==> inputs of job 2604 <==
==> flow/design.v <==
`timescale 1ns / 1ps
module decoder(
    input [1:0] in,
    output reg [3:0] out
    );
    always @(*) begin
        case(in)
            2'b00: out = 4'b1000;
            2'b01: out = 4'b0100;
            2'b10: out = 4'b0010;
            2'b11: out = 4'b0001;
        endcase
    end
endmodule
`timescale 1ns / 1ps
module ARITHMATIC_UNIT #(parameter width = 16)(
    input [width - 1:0] A,
    input [width - 1:0] B,
    input [1:0] ALU_FUN,
    input clk,rst,
    input Arith_Enable,
    output reg [width - 1:0] Arith_OUT,
    output reg Carry_OUT,
    output reg Arith_Flag
    );
    always@(posedge clk or negedge rst) begin
        if (!rst) begin
            Arith_OUT <= 0;
            Arith_Flag <= 0;
            Carry_OUT <= 0;        
        end
        else if (Arith_Enable) begin
            Arith_OUT <= 0;
            Carry_OUT <= 0;
            Arith_Flag <= 1;
            case (ALU_FUN)
                2'b00:
                begin
                    {Carry_OUT,Arith_OUT} <= A+B;
                end
                2'b01:
                begin
                    {Carry_OUT,Arith_OUT} <= A-B;
                end
                2'b10:
                begin
                    {Carry_OUT,Arith_OUT} <= A*B;
                end                
                2'b11:
                begin
                    {Carry_OUT,Arith_OUT} <= (B == 0) ? {1'b0, {width{1'b1}}} : A/B;
                end                
            endcase
        end
        else begin
            Arith_OUT <= 0;
            Arith_Flag <= 0;
            Carry_OUT <= 0;            
        end
    end
endmodule
`timescale 1ns / 1ps
module Logic_Unit #(parameter width = 16)(
    input [width - 1:0] A,
    input [width - 1:0] B,
    input [1:0] ALU_FUN,
    input clk,rst,
    input Logic_Enable,
    output reg [width - 1:0] Logic_OUT,
    output reg Logic_Flag
    );
 always@(posedge clk or negedge rst) begin
        if (!rst) begin
            Logic_OUT <= 0;
            Logic_Flag <= 0;
        end
        else if (Logic_Enable) begin
            Logic_OUT <= 0;
            Logic_Flag <= 1;
            case (ALU_FUN)
                2'b00:
                begin
                    Logic_OUT <= A&B;
                end
                2'b01:
                begin
                    Logic_OUT <= A|B;
                end
                2'b10:
                begin
                    Logic_OUT <= ~(A&B);
                end                
                2'b11:
                begin
                    Logic_OUT <= ~(A|B);
                end                
            endcase
        end
        else begin
            Logic_OUT <= 0;
            Logic_Flag <= 0;
        end
    end
endmodule
`timescale 1ns / 1ps
module CMP_Unit #(parameter width = 16)(
    input [width - 1:0] A,
    input [width - 1:0] B,
    input [1:0] ALU_FUN,
    input clk,rst,
    input CMP_Enable,
    output reg [width - 1:0] CMP_OUT,
    output reg CMP_Flag
    );
always@(posedge clk or negedge rst) begin
        if (!rst) begin
            CMP_OUT <= 0;
            CMP_Flag <= 0;
        end
        else if (CMP_Enable) begin
            CMP_OUT <= 0;
            CMP_Flag <= 1;
            case (ALU_FUN)
                2'b00:
                begin
                    CMP_OUT <= 0;
                end
                2'b01:
                begin
                    CMP_OUT <= (A==B);
                end
                2'b10:
                begin
                    CMP_OUT <= (A>B)? 2:0;
                end                
                2'b11:
                begin
                    CMP_OUT <= (A<B)? 3:0;
                end                
            endcase
        end
        else begin
            CMP_OUT <= 0;
            CMP_Flag <= 0;
        end
    end
endmodule
`timescale 1ns / 1ps
module Shift_Unit #(parameter width = 16)(
    input [width - 1:0] A,
    input [width - 1:0] B,
    input [1:0] ALU_FUN,
    input clk,rst,
    input Shift_Enable,
    output reg [width - 1:0] Shift_OUT,
    output reg Shift_Flag
    );
always@(posedge clk or negedge rst) begin
        if (!rst) begin
            Shift_OUT <= 0;
            Shift_Flag <= 0;
        end
        else if (Shift_Enable) begin
            Shift_OUT <= 0;
            Shift_Flag <= 1;
            case (ALU_FUN)
                2'b00:
                begin
                    Shift_OUT <= A>>1;
                end
                2'b01:
                begin
                    Shift_OUT <= A<<1;
                end
                2'b10:
                begin
                    Shift_OUT <= B>>1;
                end                
                2'b11:
                begin
                    Shift_OUT <= B<<1;
                end                
            endcase
        end
        else begin
            Shift_OUT <= 0;
            Shift_Flag <= 0;
        end
    end
endmodule
`timescale 1ns / 1ps
module ALU_TOP #(parameter width = 16)(
    input [width - 1:0] A,
    input [width - 1:0] B,
    input [3:0] ALU_FUN,
    input clk,rst,
    output  [width - 1:0] Arith_OUT,
    output  Carry_OUT,
    output  Arith_Flag,
    output  [width - 1:0] Logic_OUT,
    output  Logic_Flag,
    output  [width - 1:0] CMP_OUT,
    output  CMP_Flag,
    output  [width - 1:0] Shift_OUT,
    output  Shift_Flag
    );
wire [3:0] enables;
decoder d0 (ALU_FUN[3:2],enables);
ARITHMATIC_UNIT #(width) d1 (A,B,ALU_FUN[1:0],clk,rst,enables[3],Arith_OUT,Carry_OUT,Arith_Flag);
Logic_Unit #(width) d2 (A,B,ALU_FUN[1:0],clk,rst,enables[2],Logic_OUT,Logic_Flag);
CMP_Unit #(width) d3 (A,B,ALU_FUN[1:0],clk,rst,enables[1],CMP_OUT,CMP_Flag);
Shift_Unit #(width) d4 (A,B,ALU_FUN[1:0],clk,rst,enables[0],Shift_OUT,Shift_Flag);
endmodule
==> flow/run.sh <==
#!/bin/bash
# the make line also repeats each setting of config.mk as NAME=value (left out here)
make -C /OpenROAD-flow-scripts/flow DESIGN_CONFIG=/design/flow/config.mk WORK_HOME=/design/flow/orfs CLKGATE_MAP_FILE= finish
==> flow/config.mk <==
export PLATFORM = sky130hd
export DESIGN_NAME = ALU_TOP
export DESIGN_NICKNAME = ALU_TOP
export VERILOG_FILES = /design/flow/design.v
export SDC_FILE = /design/flow/constraint.sdc
export NUM_CORES = 4
export LEC_CHECK = 0
export CAP_MARGIN = 30
export CELL_PAD_IN_SITES_GLOBAL_PLACEMENT = 0
export CORE_MARGIN = 2
export CORE_UTILIZATION = 68
export SETUP_SLACK_MARGIN = -2.0
export SLEW_MARGIN = 20
export TNS_END_PERCENT = 30
==> flow/constraint.sdc <==
create_clock -name core_clock -period 28.3 [get_ports {clk}]
set_input_delay 5.6600 -clock core_clock [delete_from_list [all_inputs] [get_ports {clk}]]
set_output_delay 5.6600 -clock core_clock [all_outputs]
set_load 0.01 [all_outputs]
==> inputs of job 8559, as changes to job 2604 <==
==> flow/config.mk (replaced) <==
export PLATFORM = sky130hd
export DESIGN_NAME = ALU_TOP
export DESIGN_NICKNAME = ALU_TOP
export VERILOG_FILES = /design/flow/design.v
export SDC_FILE = /design/flow/constraint.sdc
export NUM_CORES = 4
export LEC_CHECK = 0
export ABC_AREA = 1
export CAP_MARGIN = 20
export CORE_MARGIN = 2
export CORE_UTILIZATION = 72
export CTS_CLUSTER_DIAMETER = 212
export CTS_CLUSTER_SIZE = 72
export PLACE_DENSITY = 0.37
export SLEW_MARGIN = 20
==> flow/constraint.sdc (replaced) <==
create_clock -name core_clock -period 16.8 [get_ports {clk}]
set_input_delay 3.3600 -clock core_clock [delete_from_list [all_inputs] [get_ports {clk}]]
set_output_delay 3.3600 -clock core_clock [all_outputs]
set_load 0.01 [all_outputs]
==> inputs of job 6901, as changes to job 2604 <==
--- a/flow/config.mk
+++ b/flow/config.mk
@@ -7,7 +7,10 @@
 export LEC_CHECK = 0
-export CAP_MARGIN = 30
+export CAP_MARGIN = 5
 export CELL_PAD_IN_SITES_GLOBAL_PLACEMENT = 0
+export CORE_ASPECT_RATIO = 0.5
 export CORE_MARGIN = 2
-export CORE_UTILIZATION = 68
-export SETUP_SLACK_MARGIN = -2.0
+export CORE_UTILIZATION = 55
+export CTS_CLUSTER_DIAMETER = 179
+export CTS_CLUSTER_SIZE = 33
+export PLACE_DENSITY_LB_ADDON = 0.14
 export SLEW_MARGIN = 20
==> flow/constraint.sdc (replaced) <==
create_clock -name core_clock -period 57.9 [get_ports {clk}]
set_input_delay 11.5800 -clock core_clock [delete_from_list [all_inputs] [get_ports {clk}]]
set_output_delay 11.5800 -clock core_clock [all_outputs]
set_load 0.01 [all_outputs]
==> inputs of job 4414, as changes to job 2604 <==
==> flow/config.mk (replaced) <==
export PLATFORM = sky130hd
export DESIGN_NAME = ALU_TOP
export DESIGN_NICKNAME = ALU_TOP
export VERILOG_FILES = /design/flow/design.v
export SDC_FILE = /design/flow/constraint.sdc
export NUM_CORES = 4
export LEC_CHECK = 0
export CAP_MARGIN = 20
export CORE_MARGIN = 2
export CORE_UTILIZATION = 58
export SLEW_MARGIN = 20
==> flow/constraint.sdc (replaced) <==
create_clock -name core_clock -period 27.2 [get_ports {clk}]
set_input_delay 5.4400 -clock core_clock [delete_from_list [all_inputs] [get_ports {clk}]]
set_output_delay 5.4400 -clock core_clock [all_outputs]
set_load 0.01 [all_outputs]
==> qor summary <==
item	job 8559	job 2604	job 4414	job 6901
Peak supply drop	-	-	0.105 mV	0.0450 mV
Yosys cell count	2,386	2,100	2,100	2,100
Clock tree root buffer cell	-	sky130_fd_sc_hd__clkbuf_16	sky130_fd_sc_hd__clkbuf_16	sky130_fd_sc_hd__clkbuf_16
Routed WL	-	-	80.0 mm	56.5 mm
Most used standard cell by instance count after synthesis	sky130_fd_sc_hd__nand2_1	sky130_fd_sc_hd__ha_1	sky130_fd_sc_hd__ha_1	sky130_fd_sc_hd__ha_1
Share of power burned in the clock network	-	-	0.055	0.067
Run status	aborted with a tool error	aborted with a tool error	failed layout checks	complete, no violations
Stage where the flow stopped	clock tree synthesis (4_1_cts)	global routing (5_1_grt)	-	-
Layout check failures	-	-	negative setup slack	-
Syn-to-layout area delta	-	-	47.7%	8.74%
Last weighted congestion value of the routability-driven placer	1.11	1.10	1.00	0.983
Combinational Gates	-	-	1,757	1,754
Fill cells	-	-	1,509	2,670
Relative max-transition margin	-	-	0.271	0.223
Count of plain and timing-repair buffers in the layout	-	-	728	132
Uppermost layer routed	-	-	met5	met4
Post-route insts no fill	-	-	3,130	2,542
Final Max Tran Viols	-	-	0	0
Multiplexer fraction of the synthesized cell area	0	0.0465	0.0465	0.0465
Kind of path behind the tightest hold check	-	-	input port to async pin	input port to async pin
No activity file was given, so power comes from the tool's default toggle rates.
